## breakout
module breakout(
    input  clk,
    input  rst,
    input  rota,
    input  rotb,
    input  de,
    output red,
    output green,
    output blue,
    output hsync,
    output vsync
    );
clock: 10.9 ns
lec_check: 0
cap_margin: 20
core_aspect_ratio: 0.72
core_margin: 2
core_utilization: 17
cts_cluster_diameter: 40
cts_cluster_size: 24
place_density: 0.69
slew_margin: 20
run.sh (not shown) runs the stock make flow with config.mk's settings and CLKGATE_MAP_FILE=.
The starting point completed without violations.
Change:
--- a/flow/config.mk
+++ b/flow/config.mk
@@ -7,0 +8 @@
+export ABC_AREA = 1
@@ -9 +9,0 @@
-export CORE_ASPECT_RATIO = 0.72
@@ -11,4 +11,3 @@
-export CORE_UTILIZATION = 17
-export CTS_CLUSTER_DIAMETER = 40
-export CTS_CLUSTER_SIZE = 24
-export PLACE_DENSITY = 0.69
+export CORE_UTILIZATION = 72
+export CTS_CLUSTER_SIZE = 10
+export SETUP_SLACK_MARGIN = 1.62
==> flow/constraint.sdc (replaced) <==
create_clock -name core_clock -period 5.97 [get_ports {clk}]
set_input_delay 1.1940 -clock core_clock [delete_from_list [all_inputs] [get_ports {clk}]]
set_output_delay 1.1940 -clock core_clock [all_outputs]
set_load 0.01 [all_outputs]
Effect: The new run finished clean; hold slack gains 0.0065 ns; setup slack loses 2.2 ns; count of clock-buffer cells in the layout fell by 3; global-route usage rose by 29 points; total power rose by 91%; die area fell by about 70%; synthesized cell count rose by about 40%; final area rose by 6.9%; cell count fell by 3.8%; clock skew barely changes; register-to-register slack loses 5.0 ns.
Change:
--- a/flow/config.mk
+++ b/flow/config.mk
@@ -13 +13 @@
-export SETUP_SLACK_MARGIN = 1.62
+export SETUP_SLACK_MARGIN = 2.08
==> flow/constraint.sdc (replaced) <==
create_clock -name core_clock -period 7.37 [get_ports {clk}]
set_input_delay 1.4740 -clock core_clock [delete_from_list [all_inputs] [get_ports {clk}]]
set_output_delay 1.4740 -clock core_clock [all_outputs]
set_load 0.01 [all_outputs]
Result:
- power went down by about a fifth
- utilization went down by 1.2 points
- setup slack improves by 0.59 ns
- die area stays the same
- combinational power is lower by about a fifth
- clock-buffer cell count does not change
- first-iteration DRC count came out lower slightly
Change:
--- a/flow/config.mk
+++ b/flow/config.mk
@@ -9 +9,2 @@
-export CAP_MARGIN = 20
+export CAP_MARGIN = 0
+export CORE_ASPECT_RATIO = 1.32
@@ -12,0 +14,2 @@
+export HOLD_SLACK_MARGIN = 0.27
+export PLACE_DENSITY = 0.36
@@ -14 +17,2 @@
-export SLEW_MARGIN = 20
+export SLEW_MARGIN = 40
+export TNS_END_PERCENT = 5
Outcome: The new run went through all stages and came out clean. Sequential share of layout area hardly moves. Non-clock buffer count fell by 4. Area after synthesis is unchanged. Clock skew fell by 0.0035 ns. Worst setup slack improves by 0.072 ns. First-iteration DRC count fell by about a fifth.
Change:
==> flow/config.mk (replaced) <==
export PLATFORM = sky130hd
export DESIGN_NAME = breakout
export DESIGN_NICKNAME = breakout
export VERILOG_FILES = /design/flow/design.v
export SDC_FILE = /design/flow/constraint.sdc
export NUM_CORES = 4
export LEC_CHECK = 0
export ABC_AREA = 1
export CAP_MARGIN = 20
export CORE_MARGIN = 2
export CORE_UTILIZATION = 72
export CTS_CLUSTER_DIAMETER = 202
export PLACE_DENSITY_LB_ADDON = 0.01
export SETUP_SLACK_MARGIN = 1.95
export SLEW_MARGIN = 20
=>
- clock skew went up by 0.0037 ns
- cell count hardly moves
- global-route usage fell by 0.37 points
- combinational power drops by about 3%
- non-clock buffer count stays the same
- power barely changes
- count of clock-buffer cells in the layout does not change
- wire length drops by 0.46%
Change:
--- a/flow/config.mk
+++ b/flow/config.mk
@@ -9 +9 @@
-export CAP_MARGIN = 20
+export CAP_MARGIN = 15
@@ -12,0 +13,2 @@
+export CTS_CLUSTER_SIZE = 70
+export GPL_ROUTABILITY_DRIVEN = 0
What happened: The new run finished clean; first-iteration DRC count goes down by 2.0%; synthesized cell count is unchanged; sequential cell count stays the same; worst setup slack improved by 0.024 ns; sequential power stays flat; fmax goes up by 0.46%; synthesized area does not change; total power goes up by 1.1%; wire length goes down by 3.7%; final area is about the same.

* * *

breakout again, from the RTL that the note above started with.
Design breakout, start of the top module:
module breakout(
    input  clk,
    input  rst,
    input  rota,
    input  rotb,
    input  de,
    output red,
    output green,
    output blue,
    output hsync,
    output vsync
    );
==> flow/config.mk <==
export PLATFORM = sky130hd
export DESIGN_NAME = breakout
export DESIGN_NICKNAME = breakout
export VERILOG_FILES = /design/flow/design.v
export SDC_FILE = /design/flow/constraint.sdc
export NUM_CORES = 4
export LEC_CHECK = 0
export CAP_MARGIN = 20
export CELL_PAD_IN_SITES_DETAIL_PLACEMENT = 2
export CORE_MARGIN = 2
export CORE_UTILIZATION = 16
export CTS_CLUSTER_SIZE = 38
export GPL_TIMING_DRIVEN = 1
export HOLD_SLACK_MARGIN = 0.16
export MAX_ROUTING_LAYER = met5
export PLACE_DENSITY = 0.4
export SETUP_SLACK_MARGIN = 4.49
export SLEW_MARGIN = 20
==> flow/constraint.sdc <==
create_clock -name core_clock -period 21.5 [get_ports {clk}]
set_input_delay 4.3000 -clock core_clock [delete_from_list [all_inputs] [get_ports {clk}]]
set_output_delay 4.3000 -clock core_clock [all_outputs]
set_load 0.01 [all_outputs]
The starting point completed without violations.
==> next run, changes <==
- CELL_PAD_IN_SITES_DETAIL_PLACEMENT: 2 -> unset
- CORE_UTILIZATION: 16 -> 72
- CTS_CLUSTER_SIZE: 38 -> unset
- GPL_TIMING_DRIVEN: 1 -> unset
- HOLD_SLACK_MARGIN: 0.16 -> unset
- MAX_ROUTING_LAYER: met5 -> unset
- PLACE_DENSITY: 0.4 -> unset
- SETUP_SLACK_MARGIN: 4.49 -> unset
- clock period: 21.5 -> 8.42 ns (I/O delays scaled with it)
Effect: The changed run produced a clean layout; clock skew drops by 0.0054 ns; sequential share of layout area climbs by 2.2 points; via count drops by 0.66%; non-clock buffer count drops by 1.

* * *

== willow ==
breakout again, from the RTL that the note above started with.
Settings: LEC_CHECK=0, ABC_AREA=0, CAP_MARGIN=20, CORE_MARGIN=2, CORE_UTILIZATION=71, CTS_CLUSTER_DIAMETER=256, CTS_CLUSTER_SIZE=54, GPL_ROUTABILITY_DRIVEN=1, GPL_TIMING_DRIVEN=1, MAX_ROUTING_LAYER=met4, PLACE_DENSITY=0.65, SETUP_SLACK_MARGIN=-0.59, SLEW_MARGIN=25; clock period 7.73 ns.
willow: no failed stages, no open violations at the end
Modified inputs, juniper compared to willow
- GPL_ROUTABILITY_DRIVEN removed (was 1)
- CTS_CLUSTER_SIZE removed (was 54)
- CORE_UTILIZATION changed from 71 to 38
- CTS_CLUSTER_DIAMETER removed (was 256)
- PLACE_DENSITY removed (was 0.65)
- MAX_ROUTING_LAYER removed (was met4)
- GPL_TIMING_DRIVEN removed (was 1)
- ABC_AREA removed (was 0)
- SLEW_MARGIN changed from 25 to 20
- SETUP_SLACK_MARGIN removed (was -0.59)
- the clock period (ns, I/O delays scaled along) changed from 7.73 to 13.3
==> results <==
juniper did not stop at any stage, and its layout met the timing, design-rule and antenna checks.
juniper ended up with a lower overall fraction of global-route tracks in use than willow did.
NOTE: data arrival time of the worst path in juniper falls short of that of willow
Note that the power consumption recorded for juniper amounts to 0.58 times the value seen in willow.
Re power density over cell area: willow was higher than juniper.
[compare] base=willow new=juniper: non-clock buffer count went down 8.0%; multi-input combinational cell area ~0 delta; worst path setup slack after routing has increased; flip-flop and latch power fell 42%.
#### Input delta (onyx over juniper)
- an added SETUP_SLACK_MARGIN of 1.95
- an added ABC_AREA of 1
- a change of CORE_UTILIZATION from 38 to 68
- a change of the clock period (ns, I/O delays scaled along) from 13.3 to 7.37
[summary]
- Against juniper, number of placed cells counting well taps in onyx rose by more than 10%.
- Going from juniper to onyx, total iterations of the first detailed-routing run higher, design area higher, routed wire length higher, area taken by flip-flops and latches roughly the same.

* * *

Starting RTL as in the previous note.
clock: 8.98 ns
lec_check: 0
abc_area: 0
cap_margin: 20
core_margin: 2
core_utilization: 71
cts_cluster_diameter: 256
cts_cluster_size: 64
gpl_routability_driven: 1
gpl_timing_driven: 1
max_routing_layer: met4
place_density_lb_addon: 0.25
setup_slack_margin: 1.39
slew_margin: 25
Rerun with:
--- a/flow/config.mk
+++ b/flow/config.mk
@@ -11,3 +11,2 @@
-export CORE_UTILIZATION = 71
-export CTS_CLUSTER_DIAMETER = 256
-export CTS_CLUSTER_SIZE = 64
+export CORE_UTILIZATION = 66
+export CTS_CLUSTER_DIAMETER = 99
@@ -16,2 +14,0 @@
-export MAX_ROUTING_LAYER = met4
-export PLACE_DENSITY_LB_ADDON = 0.25
==> flow/constraint.sdc (replaced) <==
create_clock -name core_clock -period 7.37 [get_ports {clk}]
set_input_delay 1.4740 -clock core_clock [delete_from_list [all_inputs] [get_ports {clk}]]
set_output_delay 1.4740 -clock core_clock [all_outputs]
set_load 0.01 [all_outputs]
Result: The changed run completed with no timing, DRC or antenna violations. Cell area rose by 0.67%. Core utilization fell by 5.5 points. Synthesized cell count does not change. Worst hold slack loses 11 ps. Sequential power rose by about 20%. Non-clock buffer count stays the same. Routed wire length rose by 2.4%. Combinational power rose by 22%. Total power rose by 21%. Area after synthesis is unchanged.

* * *

Starting RTL as in the previous note.
Settings: LEC_CHECK=0, ABC_AREA=1, CAP_MARGIN=30, CORE_MARGIN=2, CORE_UTILIZATION=72, CTS_CLUSTER_SIZE=72, HOLD_SLACK_MARGIN=0.3, SLEW_MARGIN=20; clock period 16.9 ns.
Rerun with:
--- a/flow/config.mk
+++ b/flow/config.mk
@@ -7,8 +7,5 @@
 export LEC_CHECK = 0
-export ABC_AREA = 1
 export CAP_MARGIN = 30
 export CORE_MARGIN = 2
-export CORE_UTILIZATION = 72
-export CTS_CLUSTER_SIZE = 72
-export HOLD_SLACK_MARGIN = 0.3
+export CORE_UTILIZATION = 68
 export SLEW_MARGIN = 20
==> flow/constraint.sdc (replaced) <==
create_clock -name core_clock -period 22.6 [get_ports {clk}]
set_input_delay 4.5200 -clock core_clock [delete_from_list [all_inputs] [get_ports {clk}]]
set_output_delay 4.5200 -clock core_clock [all_outputs]
set_load 0.01 [all_outputs]
The changed run produced a clean layout. Cell area drops by 9.7%. Via count goes down by 22%. Register-to-register slack improves by 6.0 ns.
Rerun with:
--- a/flow/config.mk
+++ b/flow/config.mk
@@ -7,2 +7,3 @@
 export LEC_CHECK = 0
+export ABC_AREA = 1
 export CAP_MARGIN = 30
@@ -10,2 +11,4 @@
 export CORE_UTILIZATION = 68
+export HOLD_SLACK_MARGIN = 0.3
+export SETUP_SLACK_MARGIN = -1.27
 export SLEW_MARGIN = 20
==> flow/constraint.sdc (replaced) <==
create_clock -name core_clock -period 16.3 [get_ports {clk}]
set_input_delay 3.2600 -clock core_clock [delete_from_list [all_inputs] [get_ports {clk}]]
set_output_delay 3.2600 -clock core_clock [all_outputs]
set_load 0.01 [all_outputs]
The changed run produced a clean layout; area after synthesis goes up by roughly a tenth; critical path depth stays the same; die area came out higher by roughly a tenth; power is higher by well over a third; cell area increases by roughly a tenth; wire length goes up by about a fifth; setup slack is worse by 3.9 ns; global-route usage went up by 0.80 points; clock-buffer cell count is lower by 1; final cell count climbs by a quarter to a third.
Rerun with:
==> flow/config.mk (replaced) <==
export PLATFORM = sky130hd
export DESIGN_NAME = breakout
export DESIGN_NICKNAME = breakout
export VERILOG_FILES = /design/flow/design.v
export SDC_FILE = /design/flow/constraint.sdc
export NUM_CORES = 4
export LEC_CHECK = 0
export CAP_MARGIN = 20
export CORE_MARGIN = 2
export CORE_UTILIZATION = 40
export SLEW_MARGIN = 20
==> flow/constraint.sdc (replaced) <==
create_clock -name core_clock -period 13.3 [get_ports {clk}]
set_input_delay 2.6600 -clock core_clock [delete_from_list [all_inputs] [get_ports {clk}]]
set_output_delay 2.6600 -clock core_clock [all_outputs]
set_load 0.01 [all_outputs]
Result:
- The changed run finished with timing, DRC and antenna clean
- wire length fell by roughly a tenth
- total power rose by about a fifth
- combinational power hardly moves
- utilization fell by 29 points
Rerun with:
==> flow/constraint.sdc (replaced) <==
create_clock -name core_clock -period 11.8 [get_ports {clk}]
set_input_delay 2.3600 -clock core_clock [delete_from_list [all_inputs] [get_ports {clk}]]
set_output_delay 2.3600 -clock core_clock [all_outputs]
set_load 0.01 [all_outputs]
After rerunning: Via count barely changes; die size is unchanged; clock-buffer cell count is unchanged; routed wire length stays flat; design area stays flat.
Rerun with:
--- a/flow/config.mk
+++ b/flow/config.mk
@@ -9,3 +9,3 @@
 export CORE_MARGIN = 2
-export CORE_UTILIZATION = 40
+export CORE_UTILIZATION = 68
 export SLEW_MARGIN = 20
==> flow/constraint.sdc (replaced) <==
create_clock -name core_clock -period 12.7 [get_ports {clk}]
set_input_delay 2.5400 -clock core_clock [delete_from_list [all_inputs] [get_ports {clk}]]
set_output_delay 2.5400 -clock core_clock [all_outputs]
set_load 0.01 [all_outputs]
Outcome: Total power drops by 9.0%; register-to-register slack improves by 0.91 ns; wire length drops by 1.2%; worst hold slack degrades by 0.012 ns; die area drops by 40%; via count climbs by 3.2%.
Power is estimated from default activity; no workload was simulated.
